==> indigo <==
## axis_uart_v1_0
module axis_uart_v1_0 #(
	parameter integer BAUD_PRESCALER = 10,	 
	parameter integer PARITY = 0, 			 
	parameter integer BYTE_SIZE = 8, 		 
	parameter integer STOP_BITS = 0, 		 
	parameter integer FIFO_DEPTH = 16,		 
	parameter integer FLOW_CONTROL = 1,		 
	parameter integer DYNAMIC_CONFIG = 1	 
)
(
	input wire aclk,
	input wire aresetn,
	input wire [23:0]s_axis_config_tdata,	 
	input wire s_axis_config_tvalid,
	output wire s_axis_config_tready,
	input wire [15:0]s_axis_tdata,
	input wire s_axis_tvalid,
	output wire s_axis_tready,
	output wire [15:0]m_axis_tdata,
	output wire m_axis_tuser,				 
	output wire m_axis_tvalid,
	input wire m_axis_tready,
	output wire tx,
	input wire rx,
	output wire rts,						 
	input wire cts							 
);
export LEC_CHECK = 0
export CAP_MARGIN = 40
export CORE_MARGIN = 2
export CORE_UTILIZATION = 72
export CTS_CLUSTER_DIAMETER = 200
export GPL_ROUTABILITY_DRIVEN = 0
export SETUP_SLACK_MARGIN = 0.33
export SLEW_MARGIN = 40
create_clock -name core_clock -period 3.26 [get_ports {aclk}]
run.sh (not shown) runs the stock make flow with config.mk's settings and CLKGATE_MAP_FILE=.
==> delta (differences from indigo) <==
CAP_MARGIN = 20   (was 40)
CORE_UTILIZATION = 64   (was 72)
CTS_CLUSTER_DIAMETER = unset   (was 200)
GPL_ROUTABILITY_DRIVEN = unset   (was 0)
SETUP_SLACK_MARGIN = unset   (was 0.33)
SLEW_MARGIN = 20   (was 40)
==> flow/constraint.sdc (replaced) <==
create_clock -name core_clock -period 4.05 [get_ports {aclk}]
set_input_delay 0.8100 -clock core_clock [delete_from_list [all_inputs] [get_ports {aclk}]]
set_output_delay 0.8100 -clock core_clock [all_outputs]
set_load 0.01 [all_outputs]
==> run summary <==
run metrics: status=complete, no violations, RSZ-0062 raised after global routing=false, pin count of the biggest net entering global routing=68, Clock Power Share=a little over a third, PostCTS Resize Cnt=1, FP Rows=86, Clk. pwr=between 7 and 8 mW, Non-Clock Buffer Count=about 160, Slew HR=25.57%, Cell Count, Final, Fillers Out=about 3800
[end of results for delta]
==> run summary <==
run metrics: status=complete, but fails checks, Fail Reasons=setup timing, final setup vio count=17, Final WS setup=-0.1682 ns, Non-Clock Buffer Count=~280, Clock Power Share=roughly a third, Clk. pwr=approximately 8.9 mW, FP Rows=81, Slew HR=44.70%, RSZ-0062 raised after global routing=true, Cell Count, Final, Fillers Out=3799, pin count of the biggest net entering global routing=86
[end of results for indigo]


==> run E: inputs <==
axis_uart_v1_0 again, from the RTL that the note above started with.
export LEC_CHECK = 0
export CAP_MARGIN = 0
export CORE_MARGIN = 2
export CORE_UTILIZATION = 68
export CTS_CLUSTER_DIAMETER = 351
export CTS_CLUSTER_SIZE = 26
export GPL_TIMING_DRIVEN = 1
export PLACE_DENSITY_LB_ADDON = 0.04
export SETUP_SLACK_MARGIN = 0.59
export SLEW_MARGIN = 20
export TNS_END_PERCENT = 30
create_clock -name core_clock -period 3.22 [get_ports {aclk}]
==> inputs of run M, as changes to run E <==
Settings changed: CAP_MARGIN 0 to 20, CORE_UTILIZATION 68 to 67, CTS_CLUSTER_DIAMETER 351 to 331, CTS_CLUSTER_SIZE 26 to 32, GPL_TIMING_DRIVEN 1 to default, PLACE_DENSITY_LB_ADDON 0.04 to default, SETUP_SLACK_MARGIN 0.59 to default, TNS_END_PERCENT 30 to default.
==> flow/constraint.sdc (replaced) <==
create_clock -name core_clock -period 6.48 [get_ports {aclk}]
set_input_delay 1.2960 -clock core_clock [delete_from_list [all_inputs] [get_ports {aclk}]]
set_output_delay 1.2960 -clock core_clock [all_outputs]
set_load 0.01 [all_outputs]
==> out/summary.rpt <==
=====================================================================
Peak Freq ..............................................      292 MHz
Met3 demand-to-capacity share in global routing ........        3.89%
Post-CTS Setup Repair Bufs .............................           51
Required time of the worst setup path ..................      2.58 ns
Depth of the worst hold-timing path ....................            3
Minimum setup slack in the final design ................    -0.203 ns
Launch instance of the worst register-to-register path . uart_rx_inst.prescaler[10]
Layout check failures .................................. negative setup slack
Setup-failing EPs final ................................           17
Utilization after layout ...............................        78.8%
Run status ............................................. finished with violations
=====================================================================
That was run E.
==> out/summary.rpt <==
=====================================================================
Horizontal die size ....................................       235 um
Peak Freq ..............................................      197 MHz
Invs w/o clock .........................................           71
Number of instances in the synthesized netlist .........        2,918
Depth of the worst hold-timing path ....................            0
Setup-failing EPs final ................................            0
Run status ............................................. complete, no violations
Utilization after layout ...............................        71.9%
Core Density at Floorplan ..............................        68.0%
Largest area contributor in the netlist ................     edfxtp_1
Ant. Diodes ............................................            0
Required time of the worst setup path ..................      5.18 ns
Minimum setup slack in the final design ................      1.40 ns
Launch instance of the worst register-to-register path . uart_tx_inst.prescaler[0]
Most frequent cells after synthesis .................... edfxtp_1, and2_1, dfxtp_1
Post-CTS Setup Repair Bufs .............................            0
Met3 demand-to-capacity share in global routing ........        3.58%
=====================================================================
That was run M.


==> 06-24 <==
axis_uart_v1_0 again, from the RTL that the note above started with.
clock: 4.48 ns
lec_check: 0
abc_area: 0
cap_margin: 25
cell_pad_in_sites_global_placement: 1
core_margin: 2
core_utilization: 52
cts_cluster_diameter: 388
gpl_routability_driven: 1
hold_slack_margin: -0.06
place_density: 0.68
setup_slack_margin: 0.21
slew_margin: 20
==> 03-05: changes against 06-24 <==
- ABC_AREA: 0 -> not set
- CAP_MARGIN: 25 -> 20
- CELL_PAD_IN_SITES_DETAIL_PLACEMENT: not set -> 1
- CELL_PAD_IN_SITES_GLOBAL_PLACEMENT: 1 -> not set
- CORE_ASPECT_RATIO: not set -> 0.73
- CORE_UTILIZATION: 52 -> 40
- CTS_CLUSTER_DIAMETER: 388 -> not set
- GPL_ROUTABILITY_DRIVEN: 1 -> not set
- HOLD_SLACK_MARGIN: -0.06 -> not set
- MAX_ROUTING_LAYER: not set -> met4
- PLACE_DENSITY: 0.68 -> not set
- PLACE_DENSITY_LB_ADDON: not set -> 0.14
- SETUP_SLACK_MARGIN: 0.21 -> not set
==> flow/constraint.sdc (replaced) <==
create_clock -name core_clock -period 4.15 [get_ports {aclk}]
set_input_delay 0.8300 -clock core_clock [delete_from_list [all_inputs] [get_ports {aclk}]]
set_output_delay 0.8300 -clock core_clock [all_outputs]
set_load 0.01 [all_outputs]
==> results <==
|  | 06-24 | 03-05 |
|---|---|---|
| Clk. pwr | 6700 uW | 7400 uW |
| Number of tap cells added at floorplan | 882 | 1187 |
| Startpoint of the worst register-to-register path | uart_tx_inst.prescaler[0] | uart_rx_inst.prescaler[1] |
| Wire length of the first global-routing pass | 135500 um | 152600 um |
| Detailed-route via count | 22520 | 23390 |
| Total GRT Usage | 24.97% | 22.23% |
| MI comb area | 14500 um^2 | 14550 um^2 |
| Filler instances | 5572 | 9103 |
| Worst slack on hold paths | 0.3940 ns | 0.3880 ns |
| Width of the die | 266.7 um | 354.5 um |
| Detail Route met2 WL | 42480 um | 45920 um |
| Run status | no timing/DRC/antenna violations | no timing/DRC/antenna violations |
| Post-route standard cell area excluding fillers | 40240 um^2 | 40760 um^2 |
| Sequential cell fraction of total power | 45.1% | 44.5% |
| Wire length per cell | 22.04 um | 23.30 um |
| Internal power component | 13220 uW | 14360 uW |
| Register-to-register path setup slack | 0.71 ns | 0.43 ns |
| Portion of the clock cycle consumed by the worst path in the final layout | 90.54% | 96.75% |
| P per Cell Area | 451.7 nW/um^2 | 490.7 nW/um^2 |
| Combinational power share | 18.1% | 18.5% |
| Final setup skew | 0.01908 ns | 0.02365 ns |


==> run Z: inputs <==
Starting RTL as in the previous note.
==> flow/config.mk <==
export PLATFORM = sky130hd
export DESIGN_NAME = axis_uart_v1_0
export DESIGN_NICKNAME = axis_uart_v1_0
export VERILOG_FILES = /design/flow/design.v
export SDC_FILE = /design/flow/constraint.sdc
export NUM_CORES = 4
export LEC_CHECK = 0
export ABC_AREA = 0
export CAP_MARGIN = 15
export CELL_PAD_IN_SITES_GLOBAL_PLACEMENT = 3
export CORE_MARGIN = 8
export CORE_UTILIZATION = 46
export CTS_CLUSTER_DIAMETER = 351
export GPL_ROUTABILITY_DRIVEN = 1
export GPL_TIMING_DRIVEN = 0
export HOLD_SLACK_MARGIN = 0.26
export MIN_ROUTING_LAYER = met2
export PLACE_DENSITY_LB_ADDON = 0.16
export SETUP_SLACK_MARGIN = 0.33
export SLEW_MARGIN = 20
export TNS_END_PERCENT = 100
==> flow/constraint.sdc <==
create_clock -name core_clock -period 4.65 [get_ports {aclk}]
set_input_delay 0.9300 -clock core_clock [delete_from_list [all_inputs] [get_ports {aclk}]]
set_output_delay 0.9300 -clock core_clock [all_outputs]
set_load 0.01 [all_outputs]
==> run A (differences from run Z) <==
- ABC_AREA: 0 -> unset
- CAP_MARGIN: 15 -> 20
- CELL_PAD_IN_SITES_GLOBAL_PLACEMENT: 3 -> unset
- CORE_MARGIN: 8 -> 2
- CORE_UTILIZATION: 46 -> 64
- CTS_CLUSTER_DIAMETER: 351 -> unset
- GPL_ROUTABILITY_DRIVEN: 1 -> unset
- GPL_TIMING_DRIVEN: 0 -> unset
- HOLD_SLACK_MARGIN: 0.26 -> unset
- MIN_ROUTING_LAYER: met2 -> unset
- PLACE_DENSITY_LB_ADDON: 0.16 -> unset
- SETUP_SLACK_MARGIN: 0.33 -> unset
- TNS_END_PERCENT: 100 -> unset
==> flow/constraint.sdc (replaced) <==
create_clock -name core_clock -period 6.48 [get_ports {aclk}]
set_input_delay 1.2960 -clock core_clock [delete_from_list [all_inputs] [get_ports {aclk}]]
set_output_delay 1.2960 -clock core_clock [all_outputs]
set_load 0.01 [all_outputs]
==> comparison table <==
| item | run A | run Z |
|---|---|---|
| Clock buffer and inverter area fraction after layout | 6.53% | 6.37% |
| Filler Cell Count | 3,817 | 6,630 |
| Met3 routing resource usage after global routing | 4.44% | 42.5% |
| RSZ-0062 raised after global routing | false | true |
| Clock Skew | 17.8 ps | 34.1 ps |
| Multi-input gate share of the layout cell area | 36.5% | 35.9% |
| Sequential group share of total power | 46.1% | 43.3% |
| Worst slack at placement | 1830 ps | -2100 ps |
| Signal buf overhead | 2.80% | 4.87% |
| Cell count along the critical path | 5 | 7 |
| Outcome | complete, no violations | complete, no violations |
| Finished layout cell area | 39,700 sq um | 41,400 sq um |
| Number of cells on the worst reg-to-reg path | 10 | 12 |
| Worst-case setup margin in the final layout | 1460 ps | 416 ps |
| Mean routed wirelength per cell | 22.3 um | 22.8 um |
| Inserted Clock Buffers | 78 | 83 |
| Initial standard-cell utilization of the core | 64.9% | 46.4% |
| Power drawn by the sequential cells | 5.73 mW | 7.76 mW |
| Total vias in the final route | 22,800 | 31,300 |
| Antenna Diode Count | 1 | 9 |


==> job 5567: inputs <==
axis_uart_v1_0 again, from the RTL that the note above started with.
Settings: LEC_CHECK=0, ABC_AREA=0, CAP_MARGIN=20, CELL_PAD_IN_SITES_DETAIL_PLACEMENT=2, CORE_ASPECT_RATIO=0.86, CORE_MARGIN=10, CORE_UTILIZATION=18, GPL_ROUTABILITY_DRIVEN=0, MAX_ROUTING_LAYER=met4, MIN_ROUTING_LAYER=met2, PLACE_DENSITY_LB_ADDON=0.14, SLEW_MARGIN=20; clock period 4.15 ns.
==> inputs of job 320, as changes to job 5567 <==
==> flow/config.mk (replaced) <==
export PLATFORM = sky130hd
export DESIGN_NAME = axis_uart_v1_0
export DESIGN_NICKNAME = axis_uart_v1_0
export VERILOG_FILES = /design/flow/design.v
export SDC_FILE = /design/flow/constraint.sdc
export NUM_CORES = 4
export LEC_CHECK = 0
export ABC_AREA = 1
export CAP_MARGIN = 20
export CORE_MARGIN = 2
export CORE_UTILIZATION = 72
export CTS_CLUSTER_SIZE = 76
export PLACE_DENSITY_LB_ADDON = 0.01
export SLEW_MARGIN = 20
==> flow/constraint.sdc (replaced) <==
create_clock -name core_clock -period 3.27 [get_ports {aclk}]
set_input_delay 0.6540 -clock core_clock [delete_from_list [all_inputs] [get_ports {aclk}]]
set_output_delay 0.6540 -clock core_clock [all_outputs]
set_load 0.01 [all_outputs]
==> inputs of job 8302, as changes to job 5567 <==
==> flow/config.mk (replaced) <==
export PLATFORM = sky130hd
export DESIGN_NAME = axis_uart_v1_0
export DESIGN_NICKNAME = axis_uart_v1_0
export VERILOG_FILES = /design/flow/design.v
export SDC_FILE = /design/flow/constraint.sdc
export NUM_CORES = 4
export LEC_CHECK = 0
export ABC_AREA = 1
export CAP_MARGIN = 0
export CELL_PAD_IN_SITES_GLOBAL_PLACEMENT = 0
export CORE_ASPECT_RATIO = 0.56
export CORE_MARGIN = 2
export CORE_UTILIZATION = 42
export GPL_ROUTABILITY_DRIVEN = 1
export MAX_ROUTING_LAYER = met5
export PLACE_DENSITY_LB_ADDON = 0.3
export SLEW_MARGIN = 20
==> flow/constraint.sdc (replaced) <==
create_clock -name core_clock -period 9.81 [get_ports {aclk}]
set_input_delay 1.9620 -clock core_clock [delete_from_list [all_inputs] [get_ports {aclk}]]
set_output_delay 1.9620 -clock core_clock [all_outputs]
set_load 0.01 [all_outputs]
==> results <==
Job 8302 produced a clean layout. Job 320 finished but fails on negative setup slack. Job 5567 completed with no timing, DRC or antenna violations. Worst setup slack, highest first: job 8302, job 5567, job 320. Non-clock buffer count: job 320 is lower than job 5567 (10). In job 320 the via count is larger than in job 8302, by about 4.6%. Between job 320 and job 8302, the lower cell count is in job 320 (gap about 7%, measured against job 8302). The highest sequential share of layout area belongs to job 8302, the lowest to job 5567. In sequential cell count, job 8302 and job 320 do not differ.


==> inputs of 12-19 <==
axis_uart_v1_0 again, from the RTL that the note above started with.
==> flow/config.mk <==
export PLATFORM = sky130hd
export DESIGN_NAME = axis_uart_v1_0
export DESIGN_NICKNAME = axis_uart_v1_0
export VERILOG_FILES = /design/flow/design.v
export SDC_FILE = /design/flow/constraint.sdc
export NUM_CORES = 4
export LEC_CHECK = 0
export ABC_AREA = 1
export CAP_MARGIN = 20
export CORE_MARGIN = 2
export CORE_UTILIZATION = 72
export CTS_CLUSTER_DIAMETER = 393
export CTS_CLUSTER_SIZE = 17
export GPL_ROUTABILITY_DRIVEN = 0
export HOLD_SLACK_MARGIN = 0.29
export PLACE_DENSITY_LB_ADDON = 0.01
export SETUP_SLACK_MARGIN = 0.45
export SLEW_MARGIN = 20
==> flow/constraint.sdc <==
create_clock -name core_clock -period 3.27 [get_ports {aclk}]
set_input_delay 0.6540 -clock core_clock [delete_from_list [all_inputs] [get_ports {aclk}]]
set_output_delay 0.6540 -clock core_clock [all_outputs]
set_load 0.01 [all_outputs]
==> 06-10: changes against 12-19 <==
==> flow/config.mk (replaced) <==
export PLATFORM = sky130hd
export DESIGN_NAME = axis_uart_v1_0
export DESIGN_NICKNAME = axis_uart_v1_0
export VERILOG_FILES = /design/flow/design.v
export SDC_FILE = /design/flow/constraint.sdc
export NUM_CORES = 4
export LEC_CHECK = 0
export CAP_MARGIN = 0
export CELL_PAD_IN_SITES_GLOBAL_PLACEMENT = 1
export CORE_ASPECT_RATIO = 1.86
export CORE_MARGIN = 2
export CORE_UTILIZATION = 63
export CTS_CLUSTER_DIAMETER = 302
export HOLD_SLACK_MARGIN = 0.14
export MAX_ROUTING_LAYER = met4
export SLEW_MARGIN = 20
==> flow/constraint.sdc (replaced) <==
create_clock -name core_clock -period 4.55 [get_ports {aclk}]
set_input_delay 0.9100 -clock core_clock [delete_from_list [all_inputs] [get_ports {aclk}]]
set_output_delay 0.9100 -clock core_clock [all_outputs]
set_load 0.01 [all_outputs]
==> 12-17: changes against 12-19 <==
==> flow/config.mk (replaced) <==
export PLATFORM = sky130hd
export DESIGN_NAME = axis_uart_v1_0
export DESIGN_NICKNAME = axis_uart_v1_0
export VERILOG_FILES = /design/flow/design.v
export SDC_FILE = /design/flow/constraint.sdc
export NUM_CORES = 4
export LEC_CHECK = 0
export ABC_AREA = 0
export CAP_MARGIN = 20
export CELL_PAD_IN_SITES_DETAIL_PLACEMENT = 2
export CORE_ASPECT_RATIO = 0.86
export CORE_MARGIN = 10
export CORE_UTILIZATION = 40
export GPL_ROUTABILITY_DRIVEN = 0
export HOLD_SLACK_MARGIN = 0.07
export MAX_ROUTING_LAYER = met4
export MIN_ROUTING_LAYER = met2
export PLACE_DENSITY_LB_ADDON = 0.14
export SLEW_MARGIN = 20
==> flow/constraint.sdc (replaced) <==
create_clock -name core_clock -period 4.15 [get_ports {aclk}]
set_input_delay 0.8300 -clock core_clock [delete_from_list [all_inputs] [get_ports {aclk}]]
set_output_delay 0.8300 -clock core_clock [all_outputs]
set_load 0.01 [all_outputs]
==> 02-15: changes against 12-19 <==
==> flow/config.mk (replaced) <==
export PLATFORM = sky130hd
export DESIGN_NAME = axis_uart_v1_0
export DESIGN_NICKNAME = axis_uart_v1_0
export VERILOG_FILES = /design/flow/design.v
export SDC_FILE = /design/flow/constraint.sdc
export NUM_CORES = 4
export LEC_CHECK = 0
export ABC_AREA = 0
export CAP_MARGIN = 15
export CELL_PAD_IN_SITES_GLOBAL_PLACEMENT = 3
export CORE_MARGIN = 8
export CORE_UTILIZATION = 46
export CTS_CLUSTER_DIAMETER = 351
export GPL_ROUTABILITY_DRIVEN = 1
export GPL_TIMING_DRIVEN = 0
export HOLD_SLACK_MARGIN = 0.26
export MIN_ROUTING_LAYER = met2
export PLACE_DENSITY_LB_ADDON = 0.16
export SETUP_SLACK_MARGIN = 0.33
export SLEW_MARGIN = 20
export TNS_END_PERCENT = 90
==> flow/constraint.sdc (replaced) <==
create_clock -name core_clock -period 4.65 [get_ports {aclk}]
set_input_delay 0.9300 -clock core_clock [delete_from_list [all_inputs] [get_ports {aclk}]]
set_output_delay 0.9300 -clock core_clock [all_outputs]
set_load 0.01 [all_outputs]
==> qor summary <==
Outcome: 12-19 finished clean; 02-15 finished clean; 06-10 finished clean; 12-17 finished clean
Synthesized area divided by synthesized cell count: 12-19 9.030 sq um; 02-15 12.29 sq um; 06-10 12.29 sq um; 12-17 12.29 sq um
Post-layout util: 12-19 0.8214; 02-15 0.5359; 06-10 0.7036; 12-17 0.4645
Largest stage delay on the critical path: 12-19 0.40 ns; 02-15 0.50 ns; 06-10 0.75 ns; 12-17 0.59 ns
Sequential power share: 12-19 0.459; 02-15 0.433; 06-10 0.464; 12-17 0.425
Post-synthesis mux area share: 12-19 0.003963; 02-15 0.1109; 06-10 0.1109; 12-17 0.1109
Netlist Area Pre-Place: 12-19 35360 sq um; 02-15 35870 sq um; 06-10 35870 sq um; 12-17 35870 sq um
Met2 wire len: 12-19 48.11 mm; 02-15 51.46 mm; 06-10 47.78 mm; 12-17 61.27 mm
Routed WL per cell: 12-19 22.22 um; 02-15 22.78 um; 06-10 22.91 um; 12-17 27.42 um
Required @ worst endpoint: 12-19 2.62 ns; 02-15 3.72 ns; 06-10 3.64 ns; 12-17 3.32 ns
Top Layer Used: 12-19 met4; 02-15 met5; 06-10 met4; 12-17 met4
Worst max-slew margin expressed relative to the limit: 12-19 0.3465; 02-15 0.2503; 06-10 0.2454; 12-17 0.2573
Post-synthesis cell type with the largest instance count: 12-19 sky130_fd_sc_hd__nor2_1; 02-15 sky130_fd_sc_hd__edfxtp_1; 06-10 sky130_fd_sc_hd__edfxtp_1; 12-17 sky130_fd_sc_hd__edfxtp_1
FF-to-FF setup slack: 12-19 0.54 ns; 02-15 0.82 ns; 06-10 0.89 ns; 12-17 0.24 ns
Number of buffers created by CTS: 12-19 50; 02-15 83; 06-10 67; 12-17 84
Chip Height: 12-19 225.6 um; 02-15 295.3 um; 06-10 329.4 um; 12-17 297.7 um
Comb pwr share: 12-19 0.289; 02-15 0.203; 06-10 0.183; 12-17 0.199
No activity file was given, so power comes from the tool's default toggle rates.
